==> willow: inputs <==
==> flow/design.v <==
module distorter_pipelined_368 #(parameter INT_WIDTH = 4,
                                 FRACT_WIDTH = 12,
                                 DATA_WIDTH = INT_WIDTH + FRACT_WIDTH)
                                (input wire clk_368,
                                 input wire rst_n,
                                 input wire signed [DATA_WIDTH-1 : 0] in_r,
                                 input wire signed [DATA_WIDTH-1 : 0] in_i,
                                 input wire signed [DATA_WIDTH-1 : 0] a10_r,
                                 input wire signed [DATA_WIDTH-1 : 0] a10_i,
                                 input wire signed [DATA_WIDTH-1 : 0] a30_r,
                                 input wire signed [DATA_WIDTH-1 : 0] a30_i,
                                 input wire signed [DATA_WIDTH-1 : 0] a50_r,
                                 input wire signed [DATA_WIDTH-1 : 0] a50_i,
                                 output reg signed [DATA_WIDTH-1 : 0] out_r,
                                 output reg signed [DATA_WIDTH-1 : 0] out_i);
    wire signed [2*DATA_WIDTH-1 : 0] xin_r, xin_i;
    wire signed [DATA_WIDTH-1 : 0] xin_trunc_r, xin_trunc_i;
    wire signed [DATA_WIDTH-1 : 0] abs_squared;
    wire signed [2*DATA_WIDTH-1 : 0] abs_pwr_four;
    wire signed [DATA_WIDTH-1 : 0] abs_pwr_four_trunc;
    wire signed [2*DATA_WIDTH-1 : 0] half_mul1_r;
    wire signed [DATA_WIDTH-1 : 0] half_mul1_trunc_r;
    wire signed [2*DATA_WIDTH-1 : 0] half_mul1_i;
    wire signed [DATA_WIDTH-1 : 0] half_mul1_trunc_i;
    wire signed [DATA_WIDTH-1 : 0] add1_r;
    wire signed [DATA_WIDTH-1 : 0] add1_i;
    wire signed [2*DATA_WIDTH-1 : 0] half_mul2_r;
    wire signed [DATA_WIDTH-1 : 0] half_mul2_trunc_r;
    wire signed [2*DATA_WIDTH-1 : 0] half_mul2_i;
    wire signed [DATA_WIDTH-1 : 0] half_mul2_trunc_i;
    wire signed [DATA_WIDTH-1 : 0] add2_r;
    wire signed [DATA_WIDTH-1 : 0] add2_i;
    wire signed [2*DATA_WIDTH-1 : 0] mul1;
    wire signed [DATA_WIDTH-1 : 0] mul1_trunc;
    wire signed [2*DATA_WIDTH-1 : 0] mul2;
    wire signed [DATA_WIDTH-1 : 0] mul2_trunc;
    wire signed [2*DATA_WIDTH-1 : 0] mul3;
    wire signed [DATA_WIDTH-1 : 0] mul3_trunc;
    wire signed [2*DATA_WIDTH-1 : 0] mul4;
    wire signed [DATA_WIDTH-1 : 0] mul4_trunc;
    reg signed [DATA_WIDTH-1 : 0] in_r_reg1, in_i_reg1, in_r_reg2, in_i_reg2, in_r_reg3, in_i_reg3, in_r_reg4, in_i_reg4;
    wire signed [DATA_WIDTH-1 : 0] out_r_comb, out_i_comb;
    reg signed [DATA_WIDTH-1 : 0] a10_r_reg1, a10_i_reg1, a10_r_reg2, a10_i_reg2, a10_r_reg3, a10_i_reg3;
    reg signed [DATA_WIDTH-1 : 0] a30_r_reg1, a30_i_reg1, a30_r_reg2, a30_i_reg2;
    reg signed [DATA_WIDTH-1 : 0] a50_r_reg1, a50_i_reg1, a50_r_reg2, a50_i_reg2, a50_r_reg3, a50_i_reg3;
    reg signed [DATA_WIDTH-1 : 0] abs_squared_reg;
    reg signed [DATA_WIDTH-1 : 0] half_mul1_trunc_r_reg, half_mul1_trunc_i_reg;
    reg signed [DATA_WIDTH-1 : 0] abs_pwr_four_trunc_reg;
    reg signed [DATA_WIDTH-1 : 0] add1_r_reg, add1_i_reg;
    reg signed [DATA_WIDTH-1 : 0] half_mul2_trunc_r_reg, half_mul2_trunc_i_reg;
    reg signed [DATA_WIDTH-1 : 0] add2_r_reg;
    reg signed [DATA_WIDTH-1 : 0] add2_i_reg;
    reg signed [DATA_WIDTH-1 : 0] in_r_reg5, in_i_reg5;
    always@(posedge clk_368 or negedge rst_n)
    begin
        if (!rst_n)
        begin
            in_r_reg1              <= 'd0;
            in_i_reg1              <= 'd0;
            in_r_reg2              <= 'd0;
            in_i_reg2              <= 'd0;
            in_r_reg3              <= 'd0;
            in_i_reg3              <= 'd0;
            in_r_reg4              <= 'd0;
            in_i_reg4              <= 'd0;
            out_r                  <= 'd0;
            out_i                  <= 'd0;
            a10_r_reg1             <= 'd0;
            a10_i_reg1             <= 'd0;
            a10_r_reg2             <= 'd0;
            a10_i_reg2             <= 'd0;
            a10_r_reg3             <= 'd0;
            a10_i_reg3             <= 'd0;
            a30_r_reg1             <= 'd0;
            a30_i_reg1             <= 'd0;
            a30_r_reg2             <= 'd0;
            a30_i_reg2             <= 'd0;
            a50_r_reg1             <= 'd0;
            a50_i_reg1             <= 'd0;
            a50_r_reg2             <= 'd0;
            a50_i_reg2             <= 'd0;
            a50_r_reg3             <= 'd0;
            a50_i_reg3             <= 'd0;
            abs_squared_reg        <= 'd0;
            half_mul1_trunc_r_reg  <= 'd0;
            half_mul1_trunc_i_reg  <= 'd0;
            abs_pwr_four_trunc_reg <= 'd0;
            add1_r_reg             <= 'd0;
            add1_i_reg             <= 'd0;
            half_mul2_trunc_r_reg  <= 'd0;
            half_mul2_trunc_i_reg  <= 'd0;
            add2_r_reg             <= 'd0;
            add2_i_reg             <= 'd0;
            in_r_reg5              <= 'd0;
            in_i_reg5              <= 'd0;
        end
        else
        begin
            in_r_reg1              <= in_r;
            in_i_reg1              <= in_i;
            in_r_reg2              <= in_r_reg1;
            in_i_reg2              <= in_i_reg1;
            in_r_reg3              <= in_r_reg2;
            in_i_reg3              <= in_i_reg2;
            in_r_reg4              <= in_r_reg3;
            in_i_reg4              <= in_i_reg3;
            out_r                  <= out_r_comb;
            out_i                  <= out_i_comb;
            a10_r_reg1             <= a10_r;
            a10_i_reg1             <= a10_i;
            a10_r_reg2             <= a10_r_reg1;
            a10_i_reg2             <= a10_i_reg1;
            a10_r_reg3             <= a10_r_reg2;
            a10_i_reg3             <= a10_i_reg2;
            a30_r_reg1             <= a30_r;
            a30_i_reg1             <= a30_i;
            a30_r_reg2             <= a30_r_reg1;
            a30_i_reg2             <= a30_i_reg1;
            a50_r_reg1             <= a50_r;
            a50_i_reg1             <= a50_i;
            a50_r_reg2             <= a50_r_reg1;
            a50_i_reg2             <= a50_i_reg1;
            a50_r_reg3             <= a50_r_reg2;
            a50_i_reg3             <= a50_i_reg2;
            abs_squared_reg        <= abs_squared;
            half_mul1_trunc_r_reg  <= half_mul1_trunc_r;
            half_mul1_trunc_i_reg  <= half_mul1_trunc_i;
            abs_pwr_four_trunc_reg <= abs_pwr_four_trunc;
            add1_r_reg             <= add1_r;
            add1_i_reg             <= add1_i;
            half_mul2_trunc_r_reg  <= half_mul2_trunc_r;
            half_mul2_trunc_i_reg  <= half_mul2_trunc_i;
            add2_r_reg             <= add2_r;
            add2_i_reg             <= add2_i;
            in_r_reg5              <= in_r_reg4;
            in_i_reg5              <= in_i_reg4;
        end
    end
    assign xin_r       = in_r_reg1 * in_r_reg1;
    assign xin_trunc_r = xin_r >> (FRACT_WIDTH);
    assign xin_i       = in_i_reg1 * in_i_reg1;
    assign xin_trunc_i = xin_i >> (FRACT_WIDTH);
    assign abs_squared = xin_trunc_r + xin_trunc_i;
    assign abs_pwr_four       = abs_squared_reg * abs_squared_reg;
    assign abs_pwr_four_trunc = abs_pwr_four >> (FRACT_WIDTH);
    assign half_mul1_r       = abs_squared_reg * a30_r_reg2;
    assign half_mul1_trunc_r = half_mul1_r >> (FRACT_WIDTH);
    assign half_mul1_i       = abs_squared_reg * a30_i_reg2;
    assign half_mul1_trunc_i = half_mul1_i >> (FRACT_WIDTH);
    assign add1_r = half_mul1_trunc_r_reg + a10_r_reg3;
    assign add1_i = half_mul1_trunc_i_reg + a10_i_reg3;
    assign half_mul2_r       = abs_pwr_four_trunc_reg * a50_r_reg3;
    assign half_mul2_trunc_r = half_mul2_r >> (FRACT_WIDTH);
    assign half_mul2_i       = abs_pwr_four_trunc_reg * a50_i_reg3;
    assign half_mul2_trunc_i = half_mul2_i >> (FRACT_WIDTH);
    assign add2_r = half_mul2_trunc_r_reg + add1_r_reg;
    assign add2_i = half_mul2_trunc_i_reg + add1_i_reg;
    assign mul1       = add2_r_reg * in_r_reg5;
    assign mul1_trunc = mul1 >> (FRACT_WIDTH);
    assign mul2       = add2_i_reg * in_i_reg5;
    assign mul2_trunc = mul2 >> (FRACT_WIDTH);
    assign mul3       = add2_r_reg * in_i_reg5;
    assign mul3_trunc = mul3 >> (FRACT_WIDTH);
    assign mul4       = add2_i_reg * in_r_reg5;
    assign mul4_trunc = mul4 >> (FRACT_WIDTH);
    assign out_r_comb = mul1_trunc - mul2_trunc;
    assign out_i_comb = mul3_trunc + mul4_trunc;
endmodule
==> flow/run.sh <==
#!/bin/bash
# the make line also repeats each setting of config.mk as NAME=value (left out here)
make -C /OpenROAD-flow-scripts/flow DESIGN_CONFIG=/design/flow/config.mk WORK_HOME=/design/flow/orfs CLKGATE_MAP_FILE= finish
==> flow/config.mk <==
export PLATFORM = sky130hd
export DESIGN_NAME = distorter_pipelined_368
export DESIGN_NICKNAME = distorter_pipelined_368
export VERILOG_FILES = /design/flow/design.v
export SDC_FILE = /design/flow/constraint.sdc
export NUM_CORES = 4
export LEC_CHECK = 0
export ABC_AREA = 1
export CAP_MARGIN = 5
export CELL_PAD_IN_SITES_GLOBAL_PLACEMENT = 1
export CORE_ASPECT_RATIO = 0.75
export CORE_MARGIN = 5
export CORE_UTILIZATION = 46
export CTS_CLUSTER_DIAMETER = 139
export GPL_TIMING_DRIVEN = 1
export HOLD_SLACK_MARGIN = 0.1
export MAX_ROUTING_LAYER = met4
export MIN_ROUTING_LAYER = met1
export PLACE_DENSITY_LB_ADDON = 0.07
export SETUP_SLACK_MARGIN = -0.06
export SLEW_MARGIN = 40
export TNS_END_PERCENT = 5
==> flow/constraint.sdc <==
create_clock -name core_clock -period 8.83 [get_ports {clk_368}]
set_input_delay 1.7660 -clock core_clock [delete_from_list [all_inputs] [get_ports {clk_368}]]
set_output_delay 1.7660 -clock core_clock [all_outputs]
set_load 0.01 [all_outputs]
==> inputs of sierra, as changes to willow <==
Settings changed: ABC_AREA 1 to unset, CAP_MARGIN 5 to 20, CELL_PAD_IN_SITES_GLOBAL_PLACEMENT 1 to unset, CORE_ASPECT_RATIO 0.75 to unset, CORE_MARGIN 5 to 2, CORE_UTILIZATION 46 to 25, CTS_CLUSTER_DIAMETER 139 to unset, GPL_TIMING_DRIVEN 1 to unset, HOLD_SLACK_MARGIN 0.1 to unset, MAX_ROUTING_LAYER met4 to unset, MIN_ROUTING_LAYER met1 to unset, PLACE_DENSITY_LB_ADDON 0.07 to unset, SETUP_SLACK_MARGIN -0.06 to unset, SLEW_MARGIN 40 to 20, TNS_END_PERCENT 5 to unset.
==> flow/constraint.sdc (replaced) <==
create_clock -name core_clock -period 8.64 [get_ports {clk_368}]
set_input_delay 1.7280 -clock core_clock [delete_from_list [all_inputs] [get_ports {clk_368}]]
set_output_delay 1.7280 -clock core_clock [all_outputs]
set_load 0.01 [all_outputs]
==> inputs of maple, as changes to willow <==
Settings changed: CAP_MARGIN 5 to 20, CELL_PAD_IN_SITES_DETAIL_PLACEMENT set to 0, CELL_PAD_IN_SITES_GLOBAL_PLACEMENT 1 to unset, CORE_ASPECT_RATIO 0.75 to unset, CORE_MARGIN 5 to 2, CORE_UTILIZATION 46 to 72, CTS_CLUSTER_DIAMETER 139 to unset, GPL_ROUTABILITY_DRIVEN set to 0, GPL_TIMING_DRIVEN 1 to unset, HOLD_SLACK_MARGIN 0.1 to unset, MAX_ROUTING_LAYER met4 to unset, MIN_ROUTING_LAYER met1 to unset, PLACE_DENSITY set to 0.65, PLACE_DENSITY_LB_ADDON 0.07 to unset, SETUP_SLACK_MARGIN -0.06 to 1.17, SLEW_MARGIN 40 to 5.
==> flow/constraint.sdc (replaced) <==
create_clock -name core_clock -period 6.39 [get_ports {clk_368}]
set_input_delay 1.2780 -clock core_clock [delete_from_list [all_inputs] [get_ports {clk_368}]]
set_output_delay 1.2780 -clock core_clock [all_outputs]
set_load 0.01 [all_outputs]
==> CHANGELOG.md <==
### Implementation results

- Result of the run: timing/DRC/antenna clean
- Yosys adder share: 52.5%
- FF-to-FF Start: in_r_reg1[15]$_DFF_PN0_
- Sequential share of cell area: between 10% and 20%
- Hold path startpoint: a50_r_reg1[13]$_DFF_PN0_
- GR met3 Demand/Resource: 3.66%
- Total non-filler cell area in the finished layout: approximately 120000 um^2
- Number of setup buffers added after CTS: 0
- Critical path's largest stage delay: around 0.9 ns
- Filler cell count: approximately 24000
- Setup TNS Final: 0 ns
- Die height: 444 um
- Met1 usage in global routing: 40.3%
- Global-route wire length before repair: 531 mm
- Post-layout min period: 8.14 ns
- Number of cells in the yosys synthesis report: between 10000 and 15000
the above is filed under willow

==> CHANGELOG.md <==
### Implementation results

- Result of the run: timing/DRC/antenna clean
- Yosys adder share: a little over half
- Post-layout nets: 14906
- GR met3 Demand/Resource: 2.00%
- Number of setup buffers added after CTS: 0
- Hold path startpoint: in_r_reg3[5]$_DFF_PN0_
- Total non-filler cell area in the finished layout: 123000 um^2
- Non-Clock Buffer Count: 405
- Setup TNS Final: 0 ns
- Die height: 669 um
- Placed inst area: 120000 um^2
- Registers: 608
- FF-to-FF Start: in_i_reg5[4]$_DFF_PN0_
- N_taps: between 5000 and 6000
- Met1 usage in global routing: 17.0%
- Number of buffers inserted for hold repair after clock tree synthesis: 0
- Global-route wire length before repair: 453 mm
- Number of cells in the yosys synthesis report: 11323
the above is filed under sierra

==> CHANGELOG.md <==
### Implementation results

- Number of cells in the yosys synthesis report: 13442
- Sequential share of cell area: 11.3%
- Hold path startpoint: a30_i_reg1[7]$_DFF_PN0_
- Final Setup Violations: 33
- Filler cell count: 9397
- Die height: 405 um
- FF-to-FF Start: in_r_reg1[10]$_DFF_PN0_
- Number of setup buffers added after CTS: 53
- Result of the run: failed layout checks
- Violated checks: setup timing
- Minimum setup slack in the final design: -0.615 ns
- Total non-filler cell area in the finished layout: 135000 um^2
- Setup TNS Final: -8.98 ns
- GR met3 Demand/Resource: 7.96%
- Critical path's largest stage delay: 0.54 ns
the above is filed under maple

